==> juniper <==
==> flow/design.v <==
`timescale 1ns / 1ps
module lms_core #(
    parameter WIDTH = 16,
    parameter FRAC  = 8
)(
    input wire clk,
    input wire rst,
    input wire start,
    input wire signed [WIDTH-1:0] x_in,
    input wire signed [WIDTH-1:0] d_in,
    output reg signed [WIDTH-1:0] y_out,
    output reg signed [WIDTH-1:0] e_out,
    output reg done
);
    localparam signed [WIDTH-1:0] MU_FIXED = 16'd2; 
    reg signed [WIDTH-1:0] w0, w1, w2, w3, w4, w5, w6, w7;
    reg signed [WIDTH-1:0] x0, x1, x2, x3, x4, x5, x6, x7;
    reg [4:0] bit_idx;       
    reg signed [31:0] acc;       
    reg signed [WIDTH-1:0] w_sum;  
    reg signed [WIDTH-1:0] slice_reg; 
    reg signed [31:0] slice_shifted;
    reg signed [WIDTH-1:0] term0, term1, term2, term3, term4, term5, term6, term7;
    reg [2:0] state;
    localparam IDLE = 0, CALC_OFFSET = 1, CALC_SLICE = 2, CALC_ACC = 3, CALC_E = 4, UPDATE_W = 5;
    function signed [WIDTH-1:0] fixed_mul;
        input signed [WIDTH-1:0] a, b;
        reg signed [2*WIDTH-1:0] res;
        begin
            res = a * b;
            fixed_mul = res >>> FRAC;
        end
    endfunction
    always @(posedge clk) begin
        if (rst) begin
            w0<=0; w1<=0; w2<=0; w3<=0; w4<=0; w5<=0; w6<=0; w7<=0;
            x0<=0; x1<=0; x2<=0; x3<=0; x4<=0; x5<=0; x6<=0; x7<=0;
            y_out <= 0; e_out <= 0; done <= 0;
            state <= IDLE;
        end else begin
            case (state)
                IDLE: begin
                    done <= 0;
                    if (start) begin
                        x7<=x6; x6<=x5; x5<=x4; x4<=x3; x3<=x2; x2<=x1; x1<=x0;
                        x0 <= x_in;
                        state <= CALC_OFFSET;
                    end
                end
                CALC_OFFSET: begin
                    w_sum = w0 + w1 + w2 + w3 + w4 + w5 + w6 + w7;
                    acc <= -w_sum; 
                    bit_idx <= 0; 
                    state <= CALC_SLICE;
                end
                CALC_SLICE: begin
                    if (bit_idx == WIDTH-1) begin
                         slice_reg <= (x0[bit_idx] ? -w0 : w0) + 
                                      (x1[bit_idx] ? -w1 : w1) + 
                                      (x2[bit_idx] ? -w2 : w2) + 
                                      (x3[bit_idx] ? -w3 : w3) + 
                                      (x4[bit_idx] ? -w4 : w4) + 
                                      (x5[bit_idx] ? -w5 : w5) + 
                                      (x6[bit_idx] ? -w6 : w6) + 
                                      (x7[bit_idx] ? -w7 : w7);
                    end else begin
                         slice_reg <= (x0[bit_idx] ? w0 : -w0) + 
                                      (x1[bit_idx] ? w1 : -w1) + 
                                      (x2[bit_idx] ? w2 : -w2) + 
                                      (x3[bit_idx] ? w3 : -w3) + 
                                      (x4[bit_idx] ? w4 : -w4) + 
                                      (x5[bit_idx] ? w5 : -w5) + 
                                      (x6[bit_idx] ? w6 : -w6) + 
                                      (x7[bit_idx] ? w7 : -w7);
                    end
                    state <= CALC_ACC;
                end
                CALC_ACC: begin
                    slice_shifted = {{16{slice_reg[15]}}, slice_reg};
                    acc <= acc + (slice_shifted <<< bit_idx);
                    if (bit_idx == WIDTH-1)
                        state <= CALC_E;
                    else begin
                        bit_idx <= bit_idx + 1;
                        state <= CALC_SLICE;
                    end
                end
                CALC_E: begin
                    y_out <= acc >>> 9;
                    e_out <= d_in - (acc >>> 9);
                    state <= UPDATE_W;
                end
                UPDATE_W: begin
                    term0 = fixed_mul(MU_FIXED, x0);
                    term1 = fixed_mul(MU_FIXED, x1);
                    term2 = fixed_mul(MU_FIXED, x2);
                    term3 = fixed_mul(MU_FIXED, x3);
                    term4 = fixed_mul(MU_FIXED, x4);
                    term5 = fixed_mul(MU_FIXED, x5);
                    term6 = fixed_mul(MU_FIXED, x6);
                    term7 = fixed_mul(MU_FIXED, x7);
                    if (e_out > 0) begin
                        w0 <= w0 + term0; w1 <= w1 + term1; w2 <= w2 + term2; w3 <= w3 + term3;
                        w4 <= w4 + term4; w5 <= w5 + term5; w6 <= w6 + term6; w7 <= w7 + term7;
                    end else if (e_out < 0) begin
                        w0 <= w0 - term0; w1 <= w1 - term1; w2 <= w2 - term2; w3 <= w3 - term3;
                        w4 <= w4 - term4; w5 <= w5 - term5; w6 <= w6 - term6; w7 <= w7 - term7;
                    end
                    done <= 1;
                    state <= IDLE;
                end
            endcase
        end
    end
endmodule
==> flow/run.sh <==
#!/bin/bash
# the make line also repeats each setting of config.mk as NAME=value (left out here)
make -C /OpenROAD-flow-scripts/flow DESIGN_CONFIG=/design/flow/config.mk WORK_HOME=/design/flow/orfs CLKGATE_MAP_FILE= finish
==> flow/config.mk <==
export PLATFORM = sky130hd
export DESIGN_NAME = lms_core
export DESIGN_NICKNAME = lms_core
export VERILOG_FILES = /design/flow/design.v
export SDC_FILE = /design/flow/constraint.sdc
export NUM_CORES = 4
export LEC_CHECK = 0
export CAP_MARGIN = 20
export CELL_PAD_IN_SITES_DETAIL_PLACEMENT = 1
export CELL_PAD_IN_SITES_GLOBAL_PLACEMENT = 3
export CORE_ASPECT_RATIO = 0.8
export CORE_MARGIN = 2
export CORE_UTILIZATION = 40
export CTS_CLUSTER_DIAMETER = 125
export GPL_TIMING_DRIVEN = 0
export HOLD_SLACK_MARGIN = 0.05
export MIN_ROUTING_LAYER = met2
export SETUP_SLACK_MARGIN = 1.16
export SLEW_MARGIN = 25
==> flow/constraint.sdc <==
create_clock -name core_clock -period 7.55 [get_ports {clk}]
set_input_delay 1.5100 -clock core_clock [delete_from_list [all_inputs] [get_ports {clk}]]
set_output_delay 1.5100 -clock core_clock [all_outputs]
set_load 0.01 [all_outputs]
==> yarrow: changes against juniper <==
CELL_PAD_IN_SITES_DETAIL_PLACEMENT = unset   (was 1)
CELL_PAD_IN_SITES_GLOBAL_PLACEMENT = unset   (was 3)
CORE_ASPECT_RATIO = unset   (was 0.8)
CTS_CLUSTER_DIAMETER = unset   (was 125)
GPL_TIMING_DRIVEN = unset   (was 0)
HOLD_SLACK_MARGIN = unset   (was 0.05)
MIN_ROUTING_LAYER = unset   (was met2)
SETUP_SLACK_MARGIN = unset   (was 1.16)
SLEW_MARGIN = 20   (was 25)
==> flow/constraint.sdc (replaced) <==
create_clock -name core_clock -period 7.42 [get_ports {clk}]
set_input_delay 1.4840 -clock core_clock [delete_from_list [all_inputs] [get_ports {clk}]]
set_output_delay 1.4840 -clock core_clock [all_outputs]
set_load 0.01 [all_outputs]
==> amber: changes against juniper <==
CAP_MARGIN = 0   (was 20)
CELL_PAD_IN_SITES_DETAIL_PLACEMENT = unset   (was 1)
CELL_PAD_IN_SITES_GLOBAL_PLACEMENT = unset   (was 3)
CORE_ASPECT_RATIO = unset   (was 0.8)
CORE_UTILIZATION = 72   (was 40)
CTS_CLUSTER_DIAMETER = 59   (was 125)
GPL_TIMING_DRIVEN = unset   (was 0)
HOLD_SLACK_MARGIN = unset   (was 0.05)
MIN_ROUTING_LAYER = unset   (was met2)
PLACE_DENSITY = 0.67   (was unset)
SETUP_SLACK_MARGIN = 1.21   (was 1.16)
SLEW_MARGIN = 20   (was 25)
==> flow/constraint.sdc (replaced) <==
create_clock -name core_clock -period 7.03 [get_ports {clk}]
set_input_delay 1.4060 -clock core_clock [delete_from_list [all_inputs] [get_ports {clk}]]
set_output_delay 1.4060 -clock core_clock [all_outputs]
set_load 0.01 [all_outputs]
==> ember: changes against juniper <==
ABC_AREA = 1   (was unset)
CAP_MARGIN = 0   (was 20)
CELL_PAD_IN_SITES_DETAIL_PLACEMENT = unset   (was 1)
CELL_PAD_IN_SITES_GLOBAL_PLACEMENT = unset   (was 3)
CORE_ASPECT_RATIO = 0.91   (was 0.8)
CORE_UTILIZATION = 72   (was 40)
CTS_CLUSTER_DIAMETER = 54   (was 125)
CTS_CLUSTER_SIZE = 93   (was unset)
GPL_TIMING_DRIVEN = unset   (was 0)
HOLD_SLACK_MARGIN = unset   (was 0.05)
MAX_ROUTING_LAYER = met4   (was unset)
MIN_ROUTING_LAYER = unset   (was met2)
SETUP_SLACK_MARGIN = 0.51   (was 1.16)
SLEW_MARGIN = 20   (was 25)
TNS_END_PERCENT = 75   (was unset)
==> flow/constraint.sdc (replaced) <==
create_clock -name core_clock -period 6.18 [get_ports {clk}]
set_input_delay 1.2360 -clock core_clock [delete_from_list [all_inputs] [get_ports {clk}]]
set_output_delay 1.2360 -clock core_clock [all_outputs]
set_load 0.01 [all_outputs]
==> notes.md <==
run results: met2 routed WL=56.47 mm, via count=40.00k, layout check faults=setup timing, final setup violation count=3, Final Worst Setup Slack=-0.3121 ns, outcome=failed layout checks, terminus of the critical flop-to-flop path=slice_reg[14], cell internal power dissipation=4.896 mW, Layout Area Growth over Synthesis=17.34%, die footprint=51140 sq um, Design Power=8.272 mW
Source of the figures above: ember

==> notes.md <==
run results: outcome=complete, no violations, cell internal power dissipation=3.328 mW, Layout Area Growth over Synthesis=9.707%, wire length of the first global-routing pass=169.4 mm, die footprint=90880 sq um, Non-clock buffers=136, Final Worst Setup Slack=0.4614 ns, cts repair resizes=0, total power per unit cell area=116.5 nW/um^2, multi-input gate area in the final layout=25600 sq um, terminus of the critical flop-to-flop path=slice_reg[14], Cells after Synth=4403, met2 routed WL=51.45 mm, sequential standard cell area=7288 sq um, MUX area fraction=5.041%, Least-Margin Pin Slew=1.014 ns, Design Power=4.522 mW, die boundary width=301.5 microns, synthesized-area fraction occupied by and/or/nand/nor cells=18.61%, final setup violation count=0
Source of the figures above: yarrow

==> notes.md <==
run results: Setup TNS Final=0 ns, non-filler cells, final=5885, final setup violation count=0, FFs w/ async S/R, synth=0%, terminus of the critical flop-to-flop path=slice_reg[14], Final Worst Setup Slack=0.1437 ns, number of cells in Yosys stat=4403, outcome=complete, no violations, global routing usage summed across all routing layers=57.46%, Layout Area Growth over Synthesis=16.82%, floorplan row count=97, worst min path class=flop to flop, sequential standard cell area=7322 sq um, cell internal power dissipation=3.297 mW, IO Port Bufs=67, maximum level of the CTS H-tree=2, met2 routed WL=69.30 mm, via count=46.73k, die footprint=90900 sq um, Design Power=4.786 mW
Source of the figures above: juniper

==> notes.md <==
run results: count of flip-flops with a built-in enable after synthesis=46, met3 track utilization from global routing=8.496%, worst min path class=flop to flop, met2 routed WL=50.15 mm, Final Worst Setup Slack=0.3813 ns, hold_sp=x7[0], multi-input gate area in the final layout=26130 sq um, fraction of power spent switching nets=27.02%, outcome=complete, no violations, die footprint=50950 sq um, final setup violation count=0, via count=32.60k, terminus of the critical flop-to-flop path=slice_reg[15], Layout Area Growth over Synthesis=11.78%, DR iter-0 viols=3486, sequential standard cell area=7305 sq um, Design Power=4.796 mW, Max Clock Skew=0.03698 ns
Source of the figures above: amber

Power is estimated from default activity; no workload was simulated.
